==> flow/design.v (excerpt) <==
module riscv_cpu(
	input  rst,
	input  clk,
	output reg [31:0] PC,
	output Inst_Req_Valid,
	input Inst_Req_Ack,
	input  [31:0] Instruction,
	input Inst_Valid,
	output Inst_Ack,
	output [31:0] Address,
	output MemWrite,
	output [31:0] Write_data,
	output [3:0] Write_strb,
	output MemRead,
	input Mem_Req_Ack,
	input  [31:0] Read_data,
	input Read_data_Valid,
	output Read_data_Ack
);
reg [31:0] IR ;
reg [31:0] MDR;
reg [31:0] PC_reg;
reg [31:0] ALU_reg;
reg [31:0] RF_reg1;
reg [31:0] RF_reg2;
wire RegWrite_Valid;
wire MemRead_Valid ;
wire MemWrite_Valid;
wire [31:0] ALUResult;
wire        zero     ;
wire [31:0] PCset   ;
wire [31:0] PCadd4  ;
wire [31:0] PCoffset;
wire [31:0] signextend_out;
wire [31:0] zeroextend_out;
wire [31:0] shiftleft2_out;
wire [31:0]sext;
wire [31:0]sext_b;
wire [31:0]sext_u;
wire [9:0]ALUOp;
wire [2:0]ALUSrcA;
wire [2:0]ALUSrcB;
wire [3:0]RegSrc;
wire [1:0]Branch;
wire      Reg_Write;   
wire      RegWrite;
wire      BranchPerf;
wire [7:0]MemSrc;
wire      DataRead; 
wire      PCWrite;
wire      IRWrite;
wire      PCSrc;
  ...
For scale: roughly 5800 cells after synthesis, roughly 180 I/O pins, ~72000 sq um of cells after synthesis.
Settings: LEC_CHECK=0, CAP_MARGIN=20, CORE_MARGIN=2, CORE_UTILIZATION=66, MAX_ROUTING_LAYER=met4, SETUP_SLACK_MARGIN=0.83, SLEW_MARGIN=20; clock period 7.02 ns.
run.sh (not shown) runs the stock make flow with config.mk's settings and CLKGATE_MAP_FILE=.
The starting point never finished: it broke off in global routing (5_1_grt), error GRT-0116.
Change:
--- a/flow/config.mk
+++ b/flow/config.mk
@@ -8,6 +8,4 @@
 export CAP_MARGIN = 20
 export CORE_MARGIN = 2
-export CORE_UTILIZATION = 66
-export MAX_ROUTING_LAYER = met4
-export SETUP_SLACK_MARGIN = 0.83
+export CORE_UTILIZATION = 11
 export SLEW_MARGIN = 20
==> flow/constraint.sdc (replaced) <==
create_clock -name core_clock -period 10.6 [get_ports {clk}]
set_input_delay 2.1200 -clock core_clock [delete_from_list [all_inputs] [get_ports {clk}]]
set_output_delay 2.1200 -clock core_clock [all_outputs]
set_load 0.01 [all_outputs]
What happened: Now the flow produced a clean layout. Die size rises to 5.9 times its value. Area after synthesis does not change. Synthesized cell count does not change.
Change:
--- a/flow/config.mk
+++ b/flow/config.mk
@@ -8,4 +8,4 @@
 export CAP_MARGIN = 20
 export CORE_MARGIN = 2
-export CORE_UTILIZATION = 11
+export CORE_UTILIZATION = 40
 export SLEW_MARGIN = 20
==> flow/constraint.sdc (replaced) <==
create_clock -name core_clock -period 8.04 [get_ports {clk}]
set_input_delay 1.6080 -clock core_clock [delete_from_list [all_inputs] [get_ports {clk}]]
set_output_delay 1.6080 -clock core_clock [all_outputs]
set_load 0.01 [all_outputs]
Outcome: The changed run finished but failed the layout checks on antenna rules. Sequential share of layout area goes up by 3.4 points. Clock-buffer cell count goes up by 10. Core utilization goes up by 32 points. Global-route usage goes up by 24 points. Area after synthesis stays the same.

v42:
riscv_cpu again, from the RTL that the note above started with.
==> flow/config.mk <==
export PLATFORM = sky130hd
export DESIGN_NAME = riscv_cpu
export DESIGN_NICKNAME = riscv_cpu
export VERILOG_FILES = /design/flow/design.v
export SDC_FILE = /design/flow/constraint.sdc
export NUM_CORES = 4
export LEC_CHECK = 0
export CAP_MARGIN = 0
export CELL_PAD_IN_SITES_DETAIL_PLACEMENT = 0
export CORE_MARGIN = 2
export CORE_UTILIZATION = 64
export CTS_CLUSTER_SIZE = 37
export MIN_ROUTING_LAYER = met1
export PLACE_DENSITY_LB_ADDON = 0.04
export SETUP_SLACK_MARGIN = 1.47
export SLEW_MARGIN = 20
export TNS_END_PERCENT = 70
==> flow/constraint.sdc <==
create_clock -name core_clock -period 5.17 [get_ports {clk}]
set_input_delay 1.0340 -clock core_clock [delete_from_list [all_inputs] [get_ports {clk}]]
set_output_delay 1.0340 -clock core_clock [all_outputs]
set_load 0.01 [all_outputs]
v42 | ERROR | global routing (5_1_grt)
--- input diff v42..v53 ---
Settings: clearing SETUP_SLACK_MARGIN, which used to be 1.47; clearing PLACE_DENSITY_LB_ADDON, which used to be 0.04; clearing CELL_PAD_IN_SITES_DETAIL_PLACEMENT, which used to be 0; clearing TNS_END_PERCENT, which used to be 70; clearing MIN_ROUTING_LAYER, which used to be met1; swapping 0 for 20 in CAP_MARGIN; clearing CTS_CLUSTER_SIZE, which used to be 37; swapping 64 for 31 in CORE_UTILIZATION; swapping 5.17 for 8.04 in the clock period (ns, I/O delays scaled along).
[summary]
v53 has completed all stages; timing, DRC and antenna checks passed. Comparing v42 and v53, total clock buffers created by CTS is lower on v42. v53 ends up with a total half-perimeter wirelength after legalization and detailed placement that is 11% lower than in v42. Lower setup fix buffers added after clock tree synthesis goes to v53 over v42. On worst-case setup slack after placement, v53 does better than v42. Final weighted congestion in routability-driven placement, v53 vs v42: down by a little under 10%. On total placed instance area, the lower figure sits with v53, not v42. As far as synthesized cell count goes, v53 and v42 are indistinguishable; the numbers are identical. v53 -> v42: adder-cell share of the synthesized area delta 0, exact match. Starting density of the core ended up 33 points lower on v53 than on v42. Relative to v42, die area increased by 0.12 sq mm in v53.
For v29, these inputs were changed with respect to v53:
Settings: an added SETUP_SLACK_MARGIN of 0.96; a change of CORE_UTILIZATION from 31 to 57; a change of the clock period (ns, I/O delays scaled along) from 8.04 to 5.43.
Results
Nothing crashed in v29 and all stages finished; the problem is that the final layout failed, the offending checks being setup timing.
Leakage power of the design, v29 and v53: lower on v53
Final cell area: v29 above v53
The capturing instance or port of the critical path comes out PC[20] in one run and PC[16] in the other, namely in v29 and v53 respectively.
Clock power share ended up 2.3 points lower on v29 than on v53.
Sort v29 and v53 by internal power consumption asc -> top: v53
Looking at number of stages on the worst setup path, v29 sits above v53.
> inputs changed (v29 -> v11)
Settings: SETUP_SLACK_MARGIN: 0.96 -> 0.83; the clock period (ns, I/O delays scaled along): 5.43 -> 4.46.
## What came out
To summarise v11: no stage aborted, but the layout did not pass its checks, failing on setup timing. The post-layout minimum cycle time was comparable across v29 and v11. Taking v29 as the reference, in v11 fmax has remained practically unchanged; fraction of met1 tracks used by global routing lower. Looking at layout overhead on the synthesized area across v29 and v11, the one that comes out lower is v29. Taking v29 as the reference point, the buffer count excluding the clock tree in the final layout of v11 rises by about 11%. Routed length per placed instance: v11 higher than v29.
The following lists how v25 was set up differently from v11:
Settings: a change of SETUP_SLACK_MARGIN from 0.83 to 1.49; an added CTS_CLUSTER_SIZE of 46; an added PLACE_DENSITY_LB_ADDON of 0.02; a change of CORE_UTILIZATION from 57 to 64; a change of the clock period (ns, I/O delays scaled along) from 4.46 to 5.72.
Notes after the runs:
- The number of setup buffers added after CTS in v25 sits 33 below the value recorded for v11.
- Going from v11 to v25, number of instances in the placed design shrank by a few percent.
- FAIL v25 @ global routing (5_1_grt): tool exited with error
- Between v11 and v25, the parity-gate share of the synthesized area counting xor and xnor cells does not differ in any meaningful way.
- What v11 reported for post-cts repair resize count has to be multiplied by 0.47 to get the figure for v25.

## P
Starting RTL as in the previous note.
Settings: LEC_CHECK=0, CAP_MARGIN=40, CELL_PAD_IN_SITES_DETAIL_PLACEMENT=2, CORE_ASPECT_RATIO=0.9, CORE_MARGIN=2, CORE_UTILIZATION=59, GPL_ROUTABILITY_DRIVEN=0, HOLD_SLACK_MARGIN=0.16, MAX_ROUTING_LAYER=met4, MIN_ROUTING_LAYER=met1, PLACE_DENSITY_LB_ADDON=0.07, SETUP_SLACK_MARGIN=0.53, SLEW_MARGIN=20, TNS_END_PERCENT=70; clock period 5.94 ns.
Status(P) = ERROR, stage = detailed placement
diff inputs: P => Q
- GPL_ROUTABILITY_DRIVEN: 0 -> unset
- PLACE_DENSITY_LB_ADDON: 0.07 -> unset
- TNS_END_PERCENT: 70 -> unset
- HOLD_SLACK_MARGIN: 0.16 -> unset
- CAP_MARGIN: 40 -> 20
- CORE_ASPECT_RATIO: 0.9 -> unset
- CELL_PAD_IN_SITES_DETAIL_PLACEMENT: 2 -> unset
- SETUP_SLACK_MARGIN: 0.53 -> 1.49
- MIN_ROUTING_LAYER: met1 -> unset
- MAX_ROUTING_LAYER: met4 -> unset
- the clock period (ns, I/O delays scaled along): 5.94 -> 5.72
Q finished all stages; however, its layout fails the closing checks, the failures being setup timing. As far as count of input and output buffers goes, Q and P are indistinguishable; the numbers are identical. Number of distinct library cell variants in the gate-level netlist after synthesis came out exactly the same in Q and P. Of Q and P, the run reporting the lower die height was P. Post-synthesis chip area from yosys: P vs Q identical. Compared with P, Q shows a higher number of standard-cell rows in the floorplan. [compare] base=P new=Q: floorplan utilization fell 0.22 points; die width saw a decrease. On summed instance area of the synthesized netlist, Q and P are basically level. Count of boundary I/O pins: P vs Q identical. Q and P ended up with roughly the same die size.
The following lists how R was set up differently from Q:
- SETUP_SLACK_MARGIN removed (was 1.49)
- CORE_UTILIZATION changed from 59 to 40
- CAP_MARGIN changed from 20 to 30
- ABC_AREA newly set to 1
- CTS_CLUSTER_SIZE newly set to 14
- the clock period (ns, I/O delays scaled along) changed from 5.72 to 8.5
[summary]
R finished all stages; the layout is clean. Multi-input combinational gate total (R over Q): increase, 2668. Re pre-CTS setup slack: R and Q aren't equal, and the higher value belongs to R. Chip area in the Yosys report was lower in the run labelled Q. Global-route wire length before repair (R vs. Q) increases by a little under 10%. Changes observed in R relative to Q: final critical delay including setup and external delays moved up; site row count saw an increase; per-instance average area after synthesis now smaller; post-route antenna net violation count held. The lower overall routing resource usage of R and Q is in R.

Starting RTL as in the previous note.
Design riscv_cpu, start of the top module:
module riscv_cpu(
	input  rst,
	input  clk,
	output reg [31:0] PC,
	output Inst_Req_Valid,
	input Inst_Req_Ack,
	input  [31:0] Instruction,
	input Inst_Valid,
	output Inst_Ack,
	output [31:0] Address,
	output MemWrite,
	output [31:0] Write_data,
	output [3:0] Write_strb,
	output MemRead,
	input Mem_Req_Ack,
	input  [31:0] Read_data,
	input Read_data_Valid,
	output Read_data_Ack
);
==> flow/config.mk <==
export PLATFORM = sky130hd
export DESIGN_NAME = riscv_cpu
export DESIGN_NICKNAME = riscv_cpu
export VERILOG_FILES = /design/flow/design.v
export SDC_FILE = /design/flow/constraint.sdc
export NUM_CORES = 4
export LEC_CHECK = 0
export ABC_AREA = 1
export CAP_MARGIN = 30
export CELL_PAD_IN_SITES_DETAIL_PLACEMENT = 1
export CELL_PAD_IN_SITES_GLOBAL_PLACEMENT = 3
export CORE_ASPECT_RATIO = 1.35
export CORE_MARGIN = 3
export CORE_UTILIZATION = 68
export MAX_ROUTING_LAYER = met4
export MIN_ROUTING_LAYER = met2
export PLACE_DENSITY = 0.4
export SETUP_SLACK_MARGIN = -0.2
export SLEW_MARGIN = 20
==> flow/constraint.sdc <==
create_clock -name core_clock -period 7.5 [get_ports {clk}]
set_input_delay 1.5000 -clock core_clock [delete_from_list [all_inputs] [get_ports {clk}]]
set_output_delay 1.5000 -clock core_clock [all_outputs]
set_load 0.01 [all_outputs]
The baseline failed in global placement without I/O (3_1_place_gp_skip_io) (GPL-0301).
==> next run, changes <==
- ABC_AREA: 1 -> default
- CAP_MARGIN: 30 -> 20
- CELL_PAD_IN_SITES_DETAIL_PLACEMENT: 1 -> default
- CELL_PAD_IN_SITES_GLOBAL_PLACEMENT: 3 -> default
- CORE_ASPECT_RATIO: 1.35 -> default
- CORE_MARGIN: 3 -> 2
- CORE_UTILIZATION: 68 -> 64
- MIN_ROUTING_LAYER: met2 -> default
- PLACE_DENSITY: 0.4 -> default
- SETUP_SLACK_MARGIN: -0.2 -> -0.38
- clock period: 7.5 -> 5.72 ns (I/O delays scaled with it)
Now the flow stopped in global routing (5_1_grt).
Synthesized cell count went down by 38%.
Die area rises by 1.5%.
Synthesized area went down by 3.2%.

Setup of v3:
riscv_cpu again, from the RTL that the note above started with.
## riscv_cpu
module riscv_cpu(
	input  rst,
	input  clk,
	output reg [31:0] PC,
	output Inst_Req_Valid,
	input Inst_Req_Ack,
	input  [31:0] Instruction,
	input Inst_Valid,
	output Inst_Ack,
	output [31:0] Address,
	output MemWrite,
	output [31:0] Write_data,
	output [3:0] Write_strb,
	output MemRead,
	input Mem_Req_Ack,
	input  [31:0] Read_data,
	input Read_data_Valid,
	output Read_data_Ack
);
clock: 8.5 ns
lec_check: 0
cap_margin: 20
core_margin: 2
core_utilization: 40
slew_margin: 20
v3 finished every step from synthesis to the final layout, and the layout passed the timing, design-rule and antenna checks.
--- input diff v3..v12 ---
==> flow/constraint.sdc <==
create_clock -name core_clock -period 5.92 [get_ports {clk}]
set_input_delay 1.1840 -clock core_clock [delete_from_list [all_inputs] [get_ports {clk}]]
set_output_delay 1.1840 -clock core_clock [all_outputs]
set_load 0.01 [all_outputs]
Results
Of v3 and v12, only v3 finishes the flow clean. Layout checks on v12: not met. Flow itself completed; violations: setup timing. Critical path capture point = PC[16]: v12; critical path capture point = PC[17]: v3. v3 was routed with fewer vias than v12. Changes observed in v12 relative to v3: final cell count without fillers rose by 750, overall global routing resource usage rose by 1.3 points.
Input changes introduced in v35 (baseline for comparison: v12):
diff --git a/flow/config.mk b/flow/config.mk
--- a/flow/config.mk
+++ b/flow/config.mk
@@ -9,3 +9,6 @@
 export CORE_MARGIN = 2
-export CORE_UTILIZATION = 40
+export CORE_UTILIZATION = 61
+export CTS_CLUSTER_SIZE = 36
+export HOLD_SLACK_MARGIN = 0.27
+export SETUP_SLACK_MARGIN = 0.96
 export SLEW_MARGIN = 20
==> flow/constraint.sdc <==
create_clock -name core_clock -period 5.43 [get_ports {clk}]
set_input_delay 1.0860 -clock core_clock [delete_from_list [all_inputs] [get_ports {clk}]]
set_output_delay 1.0860 -clock core_clock [all_outputs]
set_load 0.01 [all_outputs]
Notes after the runs:
v35 failed in 5_1_grt with GRT-0232. Going from v12 to v35, the standard-cell row count was found to have gone down by 19%. When v35 is measured against v12, its chip width turns out about 19% lower. Looking at number of H-tree levels, v35 sits 1 below v12. Compared v35 against v12; number of hold-repair buffers added at the cts stage within noise. Compared with v12, v35 shows a lower placed standard-cell area. Taking v12 as the reference point, the floorplan utilization of v35 rises by 21 points.
Changes in v57 relative to v35:
diff --git a/flow/config.mk b/flow/config.mk
--- a/flow/config.mk
+++ b/flow/config.mk
@@ -9,6 +9,8 @@
 export CORE_MARGIN = 2
-export CORE_UTILIZATION = 61
-export CTS_CLUSTER_SIZE = 36
+export CORE_UTILIZATION = 57
+export CTS_CLUSTER_SIZE = 34
 export HOLD_SLACK_MARGIN = 0.27
-export SETUP_SLACK_MARGIN = 0.96
+export PLACE_DENSITY_LB_ADDON = 0.03
+export SETUP_SLACK_MARGIN = 1.37
 export SLEW_MARGIN = 20
+export TNS_END_PERCENT = 60
==> flow/constraint.sdc <==
create_clock -name core_clock -period 4.7 [get_ports {clk}]
set_input_delay 0.9400 -clock core_clock [delete_from_list [all_inputs] [get_ports {clk}]]
set_output_delay 0.9400 -clock core_clock [all_outputs]
set_load 0.01 [all_outputs]
Results
Compared v57 vs v35, and die size is up in v57. v57: global placer's final weighted congestion 2.3% below v35. v57: flow complete, layout not clean; failing: setup timing. Number of hold buffers added after cts: v57 vs v35 identical.

Setup of job 101:
riscv_cpu again, from the RTL that the note above started with.
// riscv_cpu
module riscv_cpu(
	input  rst,
	input  clk,
	output reg [31:0] PC,
	output Inst_Req_Valid,
	input Inst_Req_Ack,
	input  [31:0] Instruction,
	input Inst_Valid,
	output Inst_Ack,
	output [31:0] Address,
	output MemWrite,
	output [31:0] Write_data,
	output [3:0] Write_strb,
	output MemRead,
	input Mem_Req_Ack,
	input  [31:0] Read_data,
	input Read_data_Valid,
	output Read_data_Ack
);
reg [31:0] IR ;
reg [31:0] MDR;
reg [31:0] PC_reg;
reg [31:0] ALU_reg;
reg [31:0] RF_reg1;
reg [31:0] RF_reg2;
wire RegWrite_Valid;
wire MemRead_Valid ;
wire MemWrite_Valid;
wire [31:0] ALUResult;
wire        zero     ;
wire [31:0] PCset   ;
wire [31:0] PCadd4  ;
wire [31:0] PCoffset;
wire [31:0] signextend_out;
wire [31:0] zeroextend_out;
wire [31:0] shiftleft2_out;
wire [31:0]sext;
wire [31:0]sext_b;
wire [31:0]sext_u;
wire [9:0]ALUOp;
wire [2:0]ALUSrcA;
wire [2:0]ALUSrcB;
wire [3:0]RegSrc;
wire [1:0]Branch;
wire      Reg_Write;   
wire      RegWrite;
wire      BranchPerf;
wire [7:0]MemSrc;
wire      DataRead; 
wire      PCWrite;
wire      IRWrite;
wire      PCSrc;
wire [4 :0] RF_waddr ;
wire [4 :0] RF_raddr1;
wire [4 :0] RF_raddr2;
wire        RF_wen   ;
wire [31:0] RF_wdata ;
wire [31:0] RF_rdata1;
wire [31:0] RF_rdata2;
wire [31:0] ALU_data1;
wire [31:0] ALU_data2;
wire [31:0] MemOutput;
wire [31:0] RegOutput;
wire IR_wen;
assign IR_wen = ~DataRead & IRWrite;
always @(posedge clk) 
begin
    IR <= IR_wen ? Instruction : IR;
end
always @(posedge clk) 
begin
    MDR <= DataRead ? Read_data : MDR;
end
always @(posedge clk) 
begin
    ALU_reg <= ALUResult;
end
always @(posedge clk) 
begin
    RF_reg1 <= RF_rdata1;
end
always @(posedge clk) 
begin
    RF_reg2 <= RF_rdata2;
end
always @(posedge clk) 
begin
    if(rst)
        PC_reg <= PC_reg;
    else
        PC_reg <= PC;
end
always@(posedge clk) 
begin
    if(rst)
         PC <= 32'd0;
    else                  
        PC <= (PCWrite | BranchPerf) ? PCset : PC;           
end
assign BranchPerf = (Branch[0] & zero) | (Branch[1] &~zero);
assign PCset = PCSrc ? ALUResult : ALU_reg; 
control Control(
    clk,
    rst,
    Inst_Req_Ack,
    IR,
    Inst_Valid,
    Mem_Req_Ack,
    Read_data_Valid,
  ...
make LEC_CHECK=0 CAP_MARGIN=20 CORE_MARGIN=2 CORE_UTILIZATION=57 CTS_CLUSTER_SIZE=34 HOLD_SLACK_MARGIN=0.27 SETUP_SLACK_MARGIN=0.96 SLEW_MARGIN=20 finish   # period 4.7 ns
Every stage of job 101 finished as expected; the final checks, on the other hand, flagged setup timing, which means the layout fails.
Here is what was changed in the inputs of job 102 compared with job 101.
Settings: a change of SETUP_SLACK_MARGIN from 0.96 to 0.83; a change of CORE_UTILIZATION from 57 to 66; an added MAX_ROUTING_LAYER of met4; a deleted HOLD_SLACK_MARGIN that had been 0.27; a deleted CTS_CLUSTER_SIZE that had been 34; a change of the clock period (ns, I/O delays scaled along) from 4.7 to 7.03.
### Flow results
Stage in which a tool error killed job 102: global routing (5_1_grt). Going from job 101 to job 102, worst setup slack after placement went up 2.10 ns, number of cells in Yosys stat held, post-synthesis cell area held, clock buffer count from CTS went down 1, area enclosed by the die boundary went down about 13%. Between job 102 and job 101, the estimated wirelength of the detail-placed design is lower for job 101.
### job 102 -> job 103
Settings: putting CELL_PAD_IN_SITES_GLOBAL_PLACEMENT at 3 where nothing was set; clearing SETUP_SLACK_MARGIN, which used to be 0.83; swapping 66 for 40 in CORE_UTILIZATION; putting MIN_ROUTING_LAYER at met2 where nothing was set; swapping 7.03 for 8.5 in the clock period (ns, I/O delays scaled along).
Results
| total half-perimeter wirelength after legalization and detailed placement | job 103 vs job 102 | worse |
Between job 103 and job 102, it is job 103 whose total placed instance area is higher, by 870 um^2.
Summary of job 103 over job 102: number of placed instances, taps included now sits higher; horizontal die dimension rose by 28%; total setup buffers inserted after CTS went down; die outline area picked up an extra about 64%; aoi/oai-family share of the synthesized area shows no meaningful change.
Job 103 completed end to end with timing, DRC and antenna clean.
The final reports for job 103 and job 102 show floorplan-stage core utilization lower in the former.
What job 104 does differently from job 103 at the input level:
Settings: CAP_MARGIN changed from 20 to 30; CORE_UTILIZATION changed from 40 to 68; CORE_MARGIN changed from 2 to 3; PLACE_DENSITY newly set to 0.4; CELL_PAD_IN_SITES_DETAIL_PLACEMENT newly set to 2; MAX_ROUTING_LAYER changed from met4 to met5.
[summary]
- Compared with job 103, in job 104 area of the core region saw a decrease, die extent in y saw a decrease, effective utilization at floorplan +29 points, number of synthesized register bits did not really move.
- Re area after synthesis: no difference whatsoever between job 103 and job 104.
- Going from job 103 to job 104, cell count after synthesis roughly the same; die area lost about 40%; post-synth area from yosys stat ~0 delta.
- Seen in the log of job 104: GPL-0301 during global placement without I/O (3_1_place_gp_skip_io), after which the run never completed.
- Diff job 104..job 103 | synthesized area per cell | unchanged
Power is estimated from default activity; no workload was simulated.
